// MODULE_STATIC_PROCESS
module MODULE_STATIC_PROCESS (
    input clk,
    input rst,
    input [3:0] state_info,
    input [11:0] read_from_aux,
    input [11:0] read_from_ram,
    output reg [11:0] write2aux,
    output reg [11:0] write2ram,
    output reg [9:0] write2aux_addr,
    output reg [9:0] read_from_aux_addr,
    output reg [18:0] write2ram_addr,
    output reg[18:0] read_from_ram_addr,
    output reg ena_write_ram,
    output done
);
reg [18:0] cnt;
reg done_;
assign done=done_;
reg [4:0] cnt_buffer;
reg [11:0] color_buffer;
reg [11:0] buffer;
reg [11:0] color_reduced;
reg [15:0] color_cnt_1;
reg [15:0] color_cnt_2;
reg [15:0] color_cnt_3;
reg [15:0] color_cnt_4;
reg [15:0] color_cnt_5;
reg [15:0] color_cnt_6;
reg [15:0] color_cnt_7;
reg [15:0] color_cnt_8;
reg [15:0] color_cnt_9;
reg [15:0] color_cnt_10;
reg [15:0] color_cnt_11;
reg [15:0] color_cnt_12;
reg [15:0] color_cnt_13;
reg [15:0] color_cnt_14;
reg [15:0] color_cnt_15;
reg [15:0] color_cnt_16;
reg is_read_done;
always @(posedge clk) 
begin
    if(!rst)
    begin
      cnt=0;
      done_=0;
      cnt_buffer=0;
      color_buffer=0;
      buffer=0;
      color_reduced=0;
      color_cnt_1=0;
      color_cnt_2=0;
      color_cnt_3=0;
  ...
clock: 41.6 ns
lec_check: 0
abc_area: 1
cap_margin: 20
cell_pad_in_sites_global_placement: 3
core_aspect_ratio: 1.09
core_margin: 4
core_utilization: 30
cts_cluster_diameter: 21
gpl_routability_driven: 1
hold_slack_margin: 0.2
max_routing_layer: met4
setup_slack_margin: 5.0
slew_margin: 5
tns_end_percent: 30
run.sh (not shown) runs the stock make flow with config.mk's settings and CLKGATE_MAP_FILE=.
Change:
- CELL_PAD_IN_SITES_GLOBAL_PLACEMENT: 3 -> default
- CORE_ASPECT_RATIO: 1.09 -> default
- CORE_MARGIN: 4 -> 2
- CORE_UTILIZATION: 30 -> 72
- CTS_CLUSTER_DIAMETER: 21 -> default
- GPL_ROUTABILITY_DRIVEN: 1 -> default
- HOLD_SLACK_MARGIN: 0.2 -> default
- MAX_ROUTING_LAYER: met4 -> default
- PLACE_DENSITY: default -> 0.6
- SETUP_SLACK_MARGIN: 5.0 -> default
- SLEW_MARGIN: 5 -> 20
- TNS_END_PERCENT: 30 -> default
- clock period: 41.6 -> 41.1 ns (I/O delays scaled with it)
After rerunning:
- routed wire length came out lower by about a fifth
- clock skew decreases by 0.029 ns
- worst hold slack improved by 0.013 ns
Change:
- ABC_AREA: 1 -> default
- CORE_UTILIZATION: 72 -> 40
- clock period: 41.1 -> 29.0 ns (I/O delays scaled with it)
After rerunning: The new run completed with no timing, DRC or antenna violations. Via count goes down by 5.5%. Wire length goes up by 11%. Cell count goes down by 0.75%.
Change:
- CAP_MARGIN: 20 -> 0
- CORE_UTILIZATION: 40 -> 72
- clock period: 29.0 -> 12.1 ns (I/O delays scaled with it)
With this change the flow died in clock tree synthesis (4_1_cts).
Die size falls by about 44%.
Synthesized cell count is unchanged.
Area after synthesis is unchanged.
Change:
- CAP_MARGIN: 0 -> 20
- CORE_UTILIZATION: 72 -> 40
- clock period: 12.1 -> 28.4 ns (I/O delays scaled with it)
What happened: The changed run passed the timing, DRC and antenna checks; die area goes up by well over a third; area after synthesis stays the same; synthesized cell count is unchanged.

* * *

lane 1:
MODULE_STATIC_PROCESS again, from the RTL that the note above started with.
==> flow/config.mk <==
export PLATFORM = sky130hd
export DESIGN_NAME = MODULE_STATIC_PROCESS
export DESIGN_NICKNAME = MODULE_STATIC_PROCESS
export VERILOG_FILES = /design/flow/design.v
export SDC_FILE = /design/flow/constraint.sdc
export NUM_CORES = 4
export LEC_CHECK = 0
export ABC_AREA = 1
export CAP_MARGIN = 20
export CELL_PAD_IN_SITES_GLOBAL_PLACEMENT = 3
export CORE_ASPECT_RATIO = 1.09
export CORE_MARGIN = 2
export CORE_UTILIZATION = 40
export PLACE_DENSITY_LB_ADDON = 0.2
export SLEW_MARGIN = 5
==> flow/constraint.sdc <==
create_clock -name core_clock -period 23.9 [get_ports {clk}]
set_input_delay 4.7800 -clock core_clock [delete_from_list [all_inputs] [get_ports {clk}]]
set_output_delay 4.7800 -clock core_clock [all_outputs]
set_load 0.01 [all_outputs]
Lane 1 got as far as global placement without I/O, where a tool error ended the run.
The following lists how lane 2 was set up differently from lane 1:
- changing SLEW_MARGIN from 5 to 20
- removing ABC_AREA (formerly 1)
- removing CORE_ASPECT_RATIO (formerly 1.09)
- removing CELL_PAD_IN_SITES_GLOBAL_PLACEMENT (formerly 3)
- changing CORE_UTILIZATION from 40 to 37
- removing PLACE_DENSITY_LB_ADDON (formerly 0.2)
- setting PLACE_DENSITY to 0.6 for the first time
- changing the clock period (ns, I/O delays scaled along) from 23.9 to 28.4
Results
Lane 2 was carried through to the last stage, and its layout satisfied the timing, DRC and antenna checks.
Measured against each other, lane 2 and lane 1 differ in post-synthesis instance area, the lower figure coming from lane 1.
Lane 2 against lane 1: fraction of the core area occupied by cells at floorplan shrank by 3.1 points, complex-gate fraction of the synthesized area up 5.8 points, yosys stat chip area rose about 2.4%.
Lane 2 against lane 1: die area rose 9600 µm², area fraction in mux cells has increased.
Looking at main combinational cell family by area after synthesis, the AND-OR/OR-AND gates result is from lane 2; the simple AND/OR/NAND/NOR gates one comes from lane 1.
Relative to lane 1, post-synthesis simple-gate area fraction decreased by 6.8 points in lane 2.
#### Input delta (lane 3 over lane 2)
- CTS_CLUSTER_SIZE now 100, previously not set
- CTS_CLUSTER_DIAMETER now 207, previously not set
- CORE_UTILIZATION now 72, was 37
- the clock period (ns, I/O delays scaled along) now 16.1, was 28.4
Findings:
- Summary of lane 3 over lane 2: floorplan utilization grew by 36 points, number of cell rows shrank by 33, deepest level of the CTS H-tree shrank by 1, weighted congestion reported at the end of routability-driven placement grew by about 17%.
- On die size, the higher figure sits with lane 2, not lane 3.
- Status: lane 3 FAILED at global routing (tool error)
Setup changes, lane 3 to lane 4
- CTS_CLUSTER_DIAMETER no longer set, was 207
- CORE_UTILIZATION now 8, was 72
- CTS_CLUSTER_SIZE no longer set, was 100
- the clock period (ns, I/O delays scaled along) now 45.6, was 16.1
[summary]
Xor and xnor area share after synthesis: lane 4 vs lane 3 identical
Changes observed in lane 4 relative to lane 3: post-cts hold-fix buffer tally about even; routability-driven placement congestion ratio fell 0.24; number of H-tree levels rose 1.
Relative to lane 3, pre-CTS setup slack increased by 18.75 ns in lane 4.
Lane 4 finished every stage and its layout cleared the timing, DRC and antenna checks.
For the clock buffer count from CTS, lane 4 came in 40 higher than lane 3 did.
Min die area across lane 3 and lane 4: lane 3
